Setup of north:
// Optimized_Wallace
module Optimized_Wallace(
    input clk, rst,
    input [15:0] A, B,
    output reg [31:0] PRODUCT
);
==> flow/config.mk <==
export PLATFORM = sky130hd
export DESIGN_NAME = Optimized_Wallace
export DESIGN_NICKNAME = Optimized_Wallace
export VERILOG_FILES = /design/flow/design.v
export SDC_FILE = /design/flow/constraint.sdc
export NUM_CORES = 4
export LEC_CHECK = 0
export CAP_MARGIN = 20
export CORE_MARGIN = 2
export CORE_UTILIZATION = 72
export CTS_CLUSTER_SIZE = 14
export PLACE_DENSITY_LB_ADDON = 0.04
export SETUP_SLACK_MARGIN = 0.11
export SLEW_MARGIN = 20
==> flow/constraint.sdc <==
create_clock -name core_clock -period 0.81 [get_ports {clk}]
set_input_delay 0.1620 -clock core_clock [delete_from_list [all_inputs] [get_ports {clk}]]
set_output_delay 0.1620 -clock core_clock [all_outputs]
set_load 0.01 [all_outputs]
run.sh (not shown) runs the stock make flow with config.mk's settings and CLKGATE_MAP_FILE=.
north failed in clock tree synthesis with DPL-0038.
> inputs changed (north -> south)
Settings: changing CORE_UTILIZATION from 72 to 67; removing PLACE_DENSITY_LB_ADDON (formerly 0.04); removing CTS_CLUSTER_SIZE (formerly 14); removing SETUP_SLACK_MARGIN (formerly 0.11); changing the clock period (ns, I/O delays scaled along) from 0.81 to 1.42.
==> results <==
- Not one of north and south finished clean.
- No crash in south: every stage finished, but the layout fails its final checks due to setup timing.
- north | ERROR | clock tree synthesis
- NOTE placeable core region north->south increased by a little under 10%
- Compare north and south | worst-case setup slack after placement lower: north
- Lower floorplan die height among north and south: north
- Cell area after placement is higher on north
- Of north and south, the lower initial core utilization belongs to south.
- From south to north, number of synthesized flops with an enable pin did not move at all.
- | number of placed cells counting well taps | south vs north | 8 lower |
- On south: final estimated routing congestion in global placement is 0.028 lower than what north gave.
- Die area, south vs north: up by a little under 10%
- Final HPWL from detailed placement, north and south: lower on south
- Area after synthesis: south vs north identical
Relative to south, the following input files were edited for east:
Settings: an added CTS_CLUSTER_SIZE of 25; a change of CORE_UTILIZATION from 67 to 70; an added SETUP_SLACK_MARGIN of -0.06; a change of the clock period (ns, I/O delays scaled along) from 1.42 to 2.08.
--- outcome ---
- What the final checks of east revealed, after a flow that finished every stage, was a layout that fails on setup timing.
- Taking south as the reference point, the count of clock buffers in the final design of east rises by 22%.
- Area taken by multi-input logic gates, east vs south: down by a little under 10%
- Relative to south, the die area measured on east has decreased by a few percent.
- Peak per-stage delay on the critical path, south and east: lower on east
- Between south and east, the difference in clock latency on the worst-skew pair is negligible.
- Sequential share of layout area, south and east, lower one = south.
> inputs changed (east -> west)
Settings: a deleted CTS_CLUSTER_SIZE that had been 25; a deleted SETUP_SLACK_MARGIN that had been -0.06; a change of CORE_UTILIZATION from 70 to 71; a change of the clock period (ns, I/O delays scaled along) from 2.08 to 0.906.
Notes after the runs:
Die: west smaller than east. Width of the die, west vs east: down slightly. The runs compared here, west and east, all ended either early or with open violations. west did not finish; a tool error ended it in clock tree synthesis. No crash in east: every stage finished, but the layout fails its final checks due to setup timing. NOTE post-detailed-placement cell area east->west increased by a few percent. east has a higher die height than west. east has lower floorplan core density than west.


Setup of run a:
Optimized_Wallace again, from the RTL that the note above started with.
export LEC_CHECK = 0
export ABC_AREA = 1
export CAP_MARGIN = 0
export CORE_MARGIN = 2
export CORE_UTILIZATION = 70
export CTS_CLUSTER_SIZE = 18
export SETUP_SLACK_MARGIN = -0.13
export SLEW_MARGIN = 20
create_clock -name core_clock -period 1.81 [get_ports {clk}]
The final report for run a shows a completed flow and a layout that fails verification, specifically setup timing.
Input-level comparison between run b and run a:
diff --git a/flow/config.mk b/flow/config.mk
--- a/flow/config.mk
+++ b/flow/config.mk
@@ -13 +13,2 @@
-export SETUP_SLACK_MARGIN = -0.13
+export PLACE_DENSITY = 0.35
+export SETUP_SLACK_MARGIN = 0.52
Notes after the runs:
Run b did not run to completion, as it errored out during 5_1_grt.
From run a to run b, average cell area after synthesis did not move at all.
Worst slack at placement: run a vs run b, no meaningful difference
Re placer congestion estimate: run a and run b aren't equal, and the lower value belongs to run b.


== run 1 ==
Optimized_Wallace again, from the RTL that the note above started with.
export LEC_CHECK = 0
export CAP_MARGIN = 40
export CELL_PAD_IN_SITES_DETAIL_PLACEMENT = 1
export CORE_ASPECT_RATIO = 0.84
export CORE_MARGIN = 2
export CORE_UTILIZATION = 40
export CTS_CLUSTER_DIAMETER = 86
export CTS_CLUSTER_SIZE = 24
export MIN_ROUTING_LAYER = met2
export SETUP_SLACK_MARGIN = 0.59
export SLEW_MARGIN = 25
create_clock -name core_clock -period 3.0 [get_ports {clk}]
### run 1 -> run 2
- PLACE_DENSITY_LB_ADDON newly set to 0.01
- CTS_CLUSTER_DIAMETER changed from 86 to 337
- CELL_PAD_IN_SITES_DETAIL_PLACEMENT removed (was 1)
- CORE_ASPECT_RATIO removed (was 0.84)
- CTS_CLUSTER_SIZE changed from 24 to 16
- CAP_MARGIN changed from 40 to 20
- MIN_ROUTING_LAYER removed (was met2)
- MAX_ROUTING_LAYER newly set to met4
- SETUP_SLACK_MARGIN removed (was 0.59)
- SLEW_MARGIN changed from 25 to 20
## What came out
Run 1 reports its largest power group as combinational logic while run 2 reports registers.
Total power of run 2 is lower than that of run 1.
The worst setup path startpoint comes out A[8] in one run and rcarry[5] in the other, namely in run 1 and run 2 respectively.
Comparing run 2 and run 1, the lower hold slack was measured on run 2.
Run 1 → run 2: floorplan row count moved up, global-route wire length before repair shrank by 18%.
--- input diff run 2..run 3 ---
- PLACE_DENSITY_LB_ADDON: 0.01 -> unset
- CTS_CLUSTER_DIAMETER: 337 -> unset
- MAX_ROUTING_LAYER: met4 -> unset
- CTS_CLUSTER_SIZE: 16 -> unset
[summary]
Setup WNS run 2 -> run 3: worse
In run 3, final-layout fill cell count is lower than in run 2.
Between run 3 and run 2, the maximum cell stage delay along the critical path figures differ only marginally.
Run 3 vs. run 2: total number of cells along the worst setup path went down by 1.
Run 3 vs. run 2: total power went up, cell area moved up.
Largest fanout of any net on the critical path is higher on run 3
Higher total power divided by cell area among run 2 and run 3: run 3
Modified inputs, run 4 compared to run 3
- putting CORE_ASPECT_RATIO at 0.84 where nothing was set
- putting CELL_PAD_IN_SITES_DETAIL_PLACEMENT at 1 where nothing was set
- swapping 20 for 40 in CAP_MARGIN
- putting CTS_CLUSTER_DIAMETER at 125 where nothing was set
- putting CTS_CLUSTER_SIZE at 24 where nothing was set
- putting PLACE_DENSITY_LB_ADDON at 0.03 where nothing was set
- swapping 40 for 33 in CORE_UTILIZATION
- putting MIN_ROUTING_LAYER at met2 where nothing was set
- putting SETUP_SLACK_MARGIN at 0.59 where nothing was set
--- outcome ---
Lower number of resized instances in the post-cts repair step goes to run 3 over run 4. nor3_2 as the critical path's slowest cell was reported by run 4, and fa_1 by run 3. Per the comparison of run 4 with run 3, routed length on met3 increased 1300%; static leakage grew by 2.4%. Of the two values seen for top layer used by detailed routing, met4 was produced by run 3 and met5 by run 4.
What run 5 does differently from run 4 at the input level:
- CORE_ASPECT_RATIO no longer set, was 0.84
- PLACE_DENSITY_LB_ADDON no longer set, was 0.03
- CORE_UTILIZATION now 40, was 33
- SETUP_SLACK_MARGIN now 0.54, was 0.59
- CTS_CLUSTER_SIZE no longer set, was 24
- CAP_MARGIN now 20, was 40
- MIN_ROUTING_LAYER no longer set, was met2
- CTS_CLUSTER_DIAMETER no longer set, was 125
- CELL_PAD_IN_SITES_DETAIL_PLACEMENT no longer set, was 1
- the clock period (ns, I/O delays scaled along) now 2.74, was 3.0
Notes after the runs:
First-pass iteration count of the detailed router: run 5 lower than run 4. Combinational group share of total power: run 5 lower than run 4. Run 5 reports its worst setup path endpoint as PRODUCT[28] while run 4 reports PRODUCT[31]. Between run 4 and run 5, the flow reports mean routed wirelength per cell decreasing by more than 10%. Comparing the two runs side by side, run 5 comes out behind run 4 on final non-filler cell area. From run 4 to run 5 the numbers moved as follows: routed wire length decreased by 20% relative to the old numbers, combinational gate area increased by 51 um^2 relative to the old numbers.
Here is what was changed in the inputs of run 6 compared with run 5.
- putting GPL_ROUTABILITY_DRIVEN at 1 where nothing was set
- clearing SETUP_SLACK_MARGIN, which used to be 0.54
- putting CELL_PAD_IN_SITES_DETAIL_PLACEMENT at 1 where nothing was set
- swapping 20 for 25 in SLEW_MARGIN
- putting HOLD_SLACK_MARGIN at 0.04 where nothing was set
- swapping 2.74 for 3.84 in the clock period (ns, I/O delays scaled along)
Notes after the runs:
In run 6, detail-routed via count per cell is higher than in run 5. Run 6 ended up with in2reg as its critical path class; run 5 ended up with reg2reg. The multi-input logic area of run 6 falls short of that of run 5 by about 4%. Compared with run 5, run 6 shows a total routing resource utilization after global routing that is 1.0 points higher. When run 6 is set beside run 5, its maximum fanout along the worst path turns out to be 8 larger. Part of the power in combinational logic (run 6 over run 5): decrease, 1.3 points. Run 6 vs run 5 — power after layout dropped 29%. Cmp run 5 and run 6 / worst hold slack / higher: run 6.


run A:
Starting RTL as in the previous note.
// Optimized_Wallace
module Optimized_Wallace(
    input clk, rst,
    input [15:0] A, B,
    output reg [31:0] PRODUCT
);
make LEC_CHECK=0 ABC_AREA=1 CAP_MARGIN=0 CORE_MARGIN=2 CORE_UTILIZATION=70 CTS_CLUSTER_SIZE=25 HOLD_SLACK_MARGIN=-0.1 SETUP_SLACK_MARGIN=0.5 SLEW_MARGIN=20 finish   # period 1.72 ns
Run A did not finish: a tool error stopped it during global routing.
> inputs changed (run A -> run B)
# run A
export LEC_CHECK = 0
export ABC_AREA = 1
export CAP_MARGIN = 0
export CORE_MARGIN = 2
export CORE_UTILIZATION = 70
export CTS_CLUSTER_SIZE = 25
export HOLD_SLACK_MARGIN = -0.1
export SETUP_SLACK_MARGIN = 0.5
export SLEW_MARGIN = 20
create_clock -name core_clock -period 1.72 [get_ports {clk}]
# run B
export LEC_CHECK = 0
export CAP_MARGIN = 20
export CORE_MARGIN = 2
export CORE_UTILIZATION = 72
export SETUP_SLACK_MARGIN = 0.11
export SLEW_MARGIN = 20
create_clock -name core_clock -period 0.858 [get_ports {clk}]
### Flow results
Run B: it failed with a tool error in clock tree synthesis, so there are no final results.
Diff run A -> run B: area of the mapped netlist went down about 5.7%, routability-driven placement congestion ratio essentially unchanged, width of the chip -6.8 um, chip area has decreased.
Diff run A -> run B: core utilization before placement rose 2.7 points; placed cell area fell 440 um2; number of rows created at floorplan fell 3; gate count after technology mapping fell 26%.
Parity-gate share of the synthesized area counting xor and xnor cells | run B above run A
Summary — area of the core, run B relative to run A: lower, by 2400 um2.
Measured against run A, the distinct cell type count after synthesis of run B comes out at 2.2 times the reference value.
Edits applied to the flow inputs when going from run B to run C:
# run B
export LEC_CHECK = 0
export CAP_MARGIN = 20
export CORE_MARGIN = 2
export CORE_UTILIZATION = 72
export SETUP_SLACK_MARGIN = 0.11
export SLEW_MARGIN = 20
create_clock -name core_clock -period 0.858 [get_ports {clk}]
# run C
export LEC_CHECK = 0
export ABC_AREA = 1
export CAP_MARGIN = 20
export CORE_MARGIN = 2
export CORE_UTILIZATION = 72
export CTS_CLUSTER_DIAMETER = 333
export CTS_CLUSTER_SIZE = 100
export SETUP_SLACK_MARGIN = 0.25
export SLEW_MARGIN = 20
create_clock -name core_clock -period 1.65 [get_ports {clk}]
[summary]
Run C: it failed during global routing, and the tool reported GRT-0232. Chip height sits higher in run C than in run B. Sort run C and run B by floorplan core density, ascending, and run C comes first. In the reports for run C and run B, the larger cell area after synthesis belongs to run C. When run C is set beside run B, its AND-OR/OR-AND share of the synthesized area turns out to be 2.4 points smaller. Simple-gate portion of the synthesized area was lower in the run labelled run B. Comparing distinct cell type count of the synthesized netlist for run C and run B, the bigger number came from run B. Looking at synthesis area per yosys, run C sits above run B. Diff run B -> run C: number of synthesized register bits was more or less identical; proportion of synthesized chip area in sequential cells shows a reduction of 2.8 points.
Here is what was changed in the inputs of run D compared with run C.
# run C
export LEC_CHECK = 0
export ABC_AREA = 1
export CAP_MARGIN = 20
export CORE_MARGIN = 2
export CORE_UTILIZATION = 72
export CTS_CLUSTER_DIAMETER = 333
export CTS_CLUSTER_SIZE = 100
export SETUP_SLACK_MARGIN = 0.25
export SLEW_MARGIN = 20
create_clock -name core_clock -period 1.65 [get_ports {clk}]
# run D
export LEC_CHECK = 0
export CAP_MARGIN = 20
export CORE_MARGIN = 2
export CORE_UTILIZATION = 40
export SLEW_MARGIN = 20
create_clock -name core_clock -period 2.74 [get_ports {clk}]
==> comparison <==
The flow ran to completion for all of run C and run D but run C, which stopped partway.
Status: run C FAILED at global routing (tool error)
Looking at post-CTS setup buffer count, run D sits below run C.
From run C to run D, number of ports placed on the die boundary did not move at all.
Summary of the comparison: number of H-tree branching levels is higher in run D, relative to run C.
Of run C and run D, the run reporting the lower number of buffers added by the clock tree synthesis step was run C.
Diff run C -> run D: parity-gate share of the synthesized area counting xor and xnor cells up 0.40 points, area after synthesis now smaller, simple-gate share of the synthesized area went down, weighted congestion at the end of routability-driven global placement now sits higher, chip area in the Yosys report moved down.
Worst slack after detailed placement sits higher in run D than in run C.
## Diff of input files: run E against run D
# run D
export LEC_CHECK = 0
export CAP_MARGIN = 20
export CORE_MARGIN = 2
export CORE_UTILIZATION = 40
export SLEW_MARGIN = 20
create_clock -name core_clock -period 2.74 [get_ports {clk}]
# run E
export LEC_CHECK = 0
export ABC_AREA = 1
export CAP_MARGIN = 20
export CORE_MARGIN = 2
export CORE_UTILIZATION = 72
export CTS_CLUSTER_DIAMETER = 333
export SETUP_SLACK_MARGIN = 0.3
export SLEW_MARGIN = 20
create_clock -name core_clock -period 1.53 [get_ports {clk}]
--- outcome ---
- In run E the chip area estimate from yosys synthesis turned out about 6% higher than in run D.
- Run E: it failed with a tool error in clock tree synthesis, so there are no final results.
- Summary of run E over run D: unique cell type count in the Yosys netlist now sits lower, synthesized area saw an increase, synthesized cell count has increased.
No activity file was given, so power comes from the tool's default toggle rates.
